== run A ==
// top_coldstorage
module top_coldstorage(
  input         clk,           
  input         rst_n,         
  output        led_fan,       
  output        led_hum,       
  input         sda_lcd_in,
  output        sda_lcd_oe,
  output        scl_lcd,
  input         rx,
  output        tx
);
Size in the first run: ~3200 cells after synthesis, about 520 flip-flops, ~9 I/O pins.
export LEC_CHECK = 0
export ABC_AREA = 1
export CAP_MARGIN = 20
export CORE_ASPECT_RATIO = 0.52
export CORE_MARGIN = 8
export CORE_UTILIZATION = 48
export CTS_CLUSTER_DIAMETER = 216
export CTS_CLUSTER_SIZE = 27
export GPL_ROUTABILITY_DRIVEN = 0
export GPL_TIMING_DRIVEN = 1
export PLACE_DENSITY = 0.57
export SETUP_SLACK_MARGIN = 1.1
export SLEW_MARGIN = 20
create_clock -name core_clock -period 3.77 [get_ports {clk}]
run.sh (not shown) runs the stock make flow with config.mk's settings and CLKGATE_MAP_FILE=.
Nothing crashed in run A and all stages finished; the problem is that the final layout failed, the offending checks being negative setup slack.
For run B, these inputs were changed with respect to run A:
Settings: a deleted PLACE_DENSITY that had been 0.57; a deleted ABC_AREA that had been 1; a deleted CTS_CLUSTER_SIZE that had been 27; a change of CORE_MARGIN from 8 to 2; a deleted CORE_ASPECT_RATIO that had been 0.52; a deleted SETUP_SLACK_MARGIN that had been 1.1; a deleted GPL_TIMING_DRIVEN that had been 1; a deleted CTS_CLUSTER_DIAMETER that had been 216; a change of CORE_UTILIZATION from 48 to 40; a deleted GPL_ROUTABILITY_DRIVEN that had been 0; a change of the clock period (ns, I/O delays scaled along) from 3.77 to 10.0.
[summary]
- For run B, the classification of the worst-slack hold path was flip-flop to flip-flop, unlike run A, where it was primary input to asynchronous set/reset pin.
- Run B: no failed stages, no open violations at the end
- From the logs: run A reached the end of the flow and failed the layout checks with negative setup slack.
- Compared with run A, in run B number of logic stages on the critical path including buffering went up 2, tally of filler cells in the layout went up about 30%, number of DRC violations after detailed routing held, utilization of the core after routing went down 12 points.
#### Input delta (run C over run B)
Settings: CORE_ASPECT_RATIO: unset -> 1.24; SETUP_SLACK_MARGIN: unset -> 1.47; CELL_PAD_IN_SITES_DETAIL_PLACEMENT: unset -> 1; PLACE_DENSITY_LB_ADDON: unset -> 0.02; SLEW_MARGIN: 20 -> 30; ABC_AREA: unset -> 1.
==> comparison <==
Compared with run B, in run C setup slack up 910 ps, number of non-clock buffers lower, met3 usage in global routing now sits lower, number of global-route vias before repair rose 3214.
Total power of run C is higher than that of run B.
Run C gives more final core utilization than run B did.
#### Input delta (run D over run C)
Settings: swapping 1 for 0 in ABC_AREA; putting HOLD_SLACK_MARGIN at 0.05 where nothing was set; swapping 1 for 0 in CELL_PAD_IN_SITES_DETAIL_PLACEMENT; putting CTS_CLUSTER_DIAMETER at 181 where nothing was set; clearing PLACE_DENSITY_LB_ADDON, which used to be 0.02; swapping 30 for 40 in SLEW_MARGIN; putting GPL_TIMING_DRIVEN at 1 where nothing was set; swapping 10.0 for 5.69 in the clock period (ns, I/O delays scaled along).
==> comparison <==
- Die: run D bigger than run C
- Looking at hold slack, run D sits below run C.
- Re routability congestion estimate from global placement: run D and run C aren't equal, and the lower value belongs to run D.
- Going from run C to run D, first-pass GRT wire length moved down, synthesized area now sits higher, worst clock skew rose 18 ps.
- Yosys synthesis chip area: run D vs run C up 0.96%
- Summary of the comparison: area added between synthesis and finish is higher in run D, relative to run C.
- Compared with run C, in run D sum of routed wire segments on met1 fell 3000 um; design internal power rose 2.4 mW.
- On run D: total track usage is 2.6 points lower than what run C gave.

build 77:
top_coldstorage again, from the RTL that the note above started with.
clock: 4.05 ns
lec_check: 0
abc_area: 1
cap_margin: 20
core_margin: 2
core_utilization: 72
cts_cluster_size: 47
place_density_lb_addon: 0.09
setup_slack_margin: 0.99
slew_margin: 20
Build 77 finished all stages; however, its layout fails the closing checks, the failures being max-capacitance violations, max-slew violations, negative setup slack.
Setup changes, build 77 to build 58
Settings: putting PLACE_DENSITY at 0.64 where nothing was set; clearing CTS_CLUSTER_SIZE, which used to be 47; swapping 0.99 for -0.22 in SETUP_SLACK_MARGIN; clearing PLACE_DENSITY_LB_ADDON, which used to be 0.09; swapping 4.05 for 3.0 in the clock period (ns, I/O delays scaled along).
[summary]
- | build 58 | all stages done | FAIL | negative setup slack |
- | build 77 | all stages done | FAIL | max-capacitance violations, max-slew violations, negative setup slack |
- Build 58 vs build 77: final core utilization up in build 58
- [build 58 vs build 77] part of the power in the clock network: higher in build 58
- Build 77 → build 58: cell area moved up; final cycle utilization of the critical path shows an increase of 29 points.
- [compare] base=build 77 new=build 58: path depth of the worst reg2reg path fell by about 3.4%, overall via count from detail_route went up 378, wire length of the first global-routing pass shows an increase of 1.1%, die size has remained practically unchanged.
- Adder-cell area share of the yosys netlist came out exactly the same in build 58 and build 77.
> inputs changed (build 58 -> build 42)
Settings: setting CTS_CLUSTER_DIAMETER to 29 for the first time; changing SETUP_SLACK_MARGIN from -0.22 to 1.25; changing PLACE_DENSITY from 0.64 to 0.35; changing the clock period (ns, I/O delays scaled along) from 3.0 to 4.15.
Findings:
- Build 42 never completed, since it errored out during global routing.
- Number of hold buffers added after cts for build 42 is lower than for build 58.
- Between build 42 and build 58, post-CTS resize count is higher for build 42, build 58 comes in under that.
- Comparing build 58 against build 42, there is no change at all in total standard cell area after synthesis.
- Post-CTS setup buffer count for build 42: about 200% up relative to build 58
- Sum of net half-perimeters after detailed placement delta for build 42 relative to build 58: 2700 um lower
- The run showing the smaller weighted congestion at the end of routability-driven global placement is build 58.

Starting RTL as in the previous note.
export LEC_CHECK = 0
export ABC_AREA = 1
export CAP_MARGIN = 20
export CORE_ASPECT_RATIO = 0.73
export CORE_MARGIN = 8
export CORE_UTILIZATION = 48
export CTS_CLUSTER_DIAMETER = 216
export GPL_ROUTABILITY_DRIVEN = 1
export GPL_TIMING_DRIVEN = 1
export PLACE_DENSITY = 0.67
export SETUP_SLACK_MARGIN = -0.26
export SLEW_MARGIN = 20
create_clock -name core_clock -period 3.68 [get_ports {clk}]
The baseline finished but failed the layout checks on setup timing.
Rerun with:
Settings changed: ABC_AREA 1 to unset, CORE_ASPECT_RATIO 0.73 to unset, CORE_MARGIN 8 to 2, CORE_UTILIZATION 48 to 40, CTS_CLUSTER_DIAMETER 216 to unset, GPL_ROUTABILITY_DRIVEN 1 to unset, GPL_TIMING_DRIVEN 1 to unset, PLACE_DENSITY 0.67 to unset, SETUP_SLACK_MARGIN -0.26 to unset.
Clock period 3.68 ns to 5.41 ns, I/O delays scaled along.
=>
- The changed run produced a clean layout
- wire length goes down by about 2%
- power goes down by 40%
- sequential power goes down by 38%
- synthesized cell count goes down by 9.5%
- via count goes down by about 5.4%
- core utilization goes down by 10 points
- hold slack improved by 0.35 ns
- count of clock-buffer cells in the layout goes up by 6
- area after synthesis goes up by 0.96%
- non-clock buffer count goes down by 49
Rerun with:
Settings changed: ABC_AREA set to 1, CORE_MARGIN 2 to 9, CTS_CLUSTER_DIAMETER set to 190.
Clock period 5.41 ns to 10.0 ns, I/O delays scaled along.
Outcome: Hold slack got worse by 0.014 ns; non-clock buffer count fell by 18; total power fell by 38%; utilization rose by 0.64 points.

top_coldstorage again, from the RTL that the note above started with.
export LEC_CHECK = 0
export ABC_AREA = 1
export CAP_MARGIN = 40
export CORE_MARGIN = 2
export CORE_UTILIZATION = 72
export CTS_CLUSTER_DIAMETER = 391
export CTS_CLUSTER_SIZE = 13
export SLEW_MARGIN = 20
export TNS_END_PERCENT = 5
create_clock -name core_clock -period 3.18 [get_ports {clk}]
The baseline finished but fails on negative setup slack.
==> next run, changes <==
CAP_MARGIN = 20   (was 40)
CORE_UTILIZATION = 70   (was 72)
CTS_CLUSTER_DIAMETER = unset   (was 391)
CTS_CLUSTER_SIZE = unset   (was 13)
SETUP_SLACK_MARGIN = -0.1   (was unset)
TNS_END_PERCENT = unset   (was 5)
clock period = 3.0 ns   (was 3.18 ns; I/O delays follow)
The new run completed, yet does not pass: negative setup slack.
Final cell count came out higher by 3.9%.
Routed wire length came out higher by about 26%.
Clock skew came out higher by 0.025 ns.

P:
top_coldstorage again, from the RTL that the note above started with.
// top_coldstorage
module top_coldstorage(
  input         clk,           
  input         rst_n,         
  output        led_fan,       
  output        led_hum,       
  input         sda_lcd_in,
  output        sda_lcd_oe,
  output        scl_lcd,
  input         rx,
  output        tx
);
==> flow/config.mk <==
export PLATFORM = sky130hd
export DESIGN_NAME = top_coldstorage
export DESIGN_NICKNAME = top_coldstorage
export VERILOG_FILES = /design/flow/design.v
export SDC_FILE = /design/flow/constraint.sdc
export NUM_CORES = 4
export LEC_CHECK = 0
export ABC_AREA = 1
export CAP_MARGIN = 20
export CORE_MARGIN = 2
export CORE_UTILIZATION = 72
export CTS_CLUSTER_DIAMETER = 26
export PLACE_DENSITY_LB_ADDON = 0.21
export SETUP_SLACK_MARGIN = 1.09
export SLEW_MARGIN = 20
==> flow/constraint.sdc <==
create_clock -name core_clock -period 4.2 [get_ports {clk}]
set_input_delay 0.8400 -clock core_clock [delete_from_list [all_inputs] [get_ports {clk}]]
set_output_delay 0.8400 -clock core_clock [all_outputs]
set_load 0.01 [all_outputs]
P did not run to completion, as it errored out during 5_1_grt.
## Diff of input files: Q against P
# P
export LEC_CHECK = 0
export ABC_AREA = 1
export CAP_MARGIN = 20
export CORE_MARGIN = 2
export CORE_UTILIZATION = 72
export CTS_CLUSTER_DIAMETER = 26
export PLACE_DENSITY_LB_ADDON = 0.21
export SETUP_SLACK_MARGIN = 1.09
export SLEW_MARGIN = 20
create_clock -name core_clock -period 4.2 [get_ports {clk}]
# Q
export LEC_CHECK = 0
export CAP_MARGIN = 20
export CORE_MARGIN = 2
export CORE_UTILIZATION = 72
export CTS_CLUSTER_DIAMETER = 27
export SETUP_SLACK_MARGIN = 1.09
export SLEW_MARGIN = 20
create_clock -name core_clock -period 3.66 [get_ports {clk}]
--- outcome ---
The remaining runs in P and Q completed every stage, whereas P halted early.
Complete run, failing final checks: Q, reason negative setup slack.
The flow ended early for P: it failed with a tool error in 5_1_grt.
Compared with P, in Q synthesized-area fraction occupied by ao, oa, aoi and oai cells went up by 2.9 points; flop and latch count out of synthesis was more or less identical; area after synthesis now larger; overall die width went up about 0.47%; area reported by Yosys stat went up.
Die span in y, Q vs P: up slightly
Measured against Q, the unique cell type count in the Yosys netlist of P comes out at 0.64 times the reference value.
Modified inputs, R compared to Q
# Q
export LEC_CHECK = 0
export CAP_MARGIN = 20
export CORE_MARGIN = 2
export CORE_UTILIZATION = 72
export CTS_CLUSTER_DIAMETER = 27
export SETUP_SLACK_MARGIN = 1.09
export SLEW_MARGIN = 20
create_clock -name core_clock -period 3.66 [get_ports {clk}]
# R
export LEC_CHECK = 0
export CAP_MARGIN = 20
export CORE_MARGIN = 2
export CORE_UTILIZATION = 53
export SLEW_MARGIN = 20
create_clock -name core_clock -period 5.41 [get_ports {clk}]
Results
Diff Q -> R | H-tree level count | decrease of 1. R: PASS, flow complete, no timing, DRC or antenna violations. Min global-route usage across Q and R: R. Q → R: cell area saw a decrease; non-filler instance count after layout decreased 3.3%; worst-case headroom to the max-slew limit saw an increase; final-layout clock buffer total shrank by 43%. Compared with Q, R shows number of buffers inserted to repair setup after CTS lower by 27.
Power figures rest on the tool's default switching activity, not on a simulated workload.
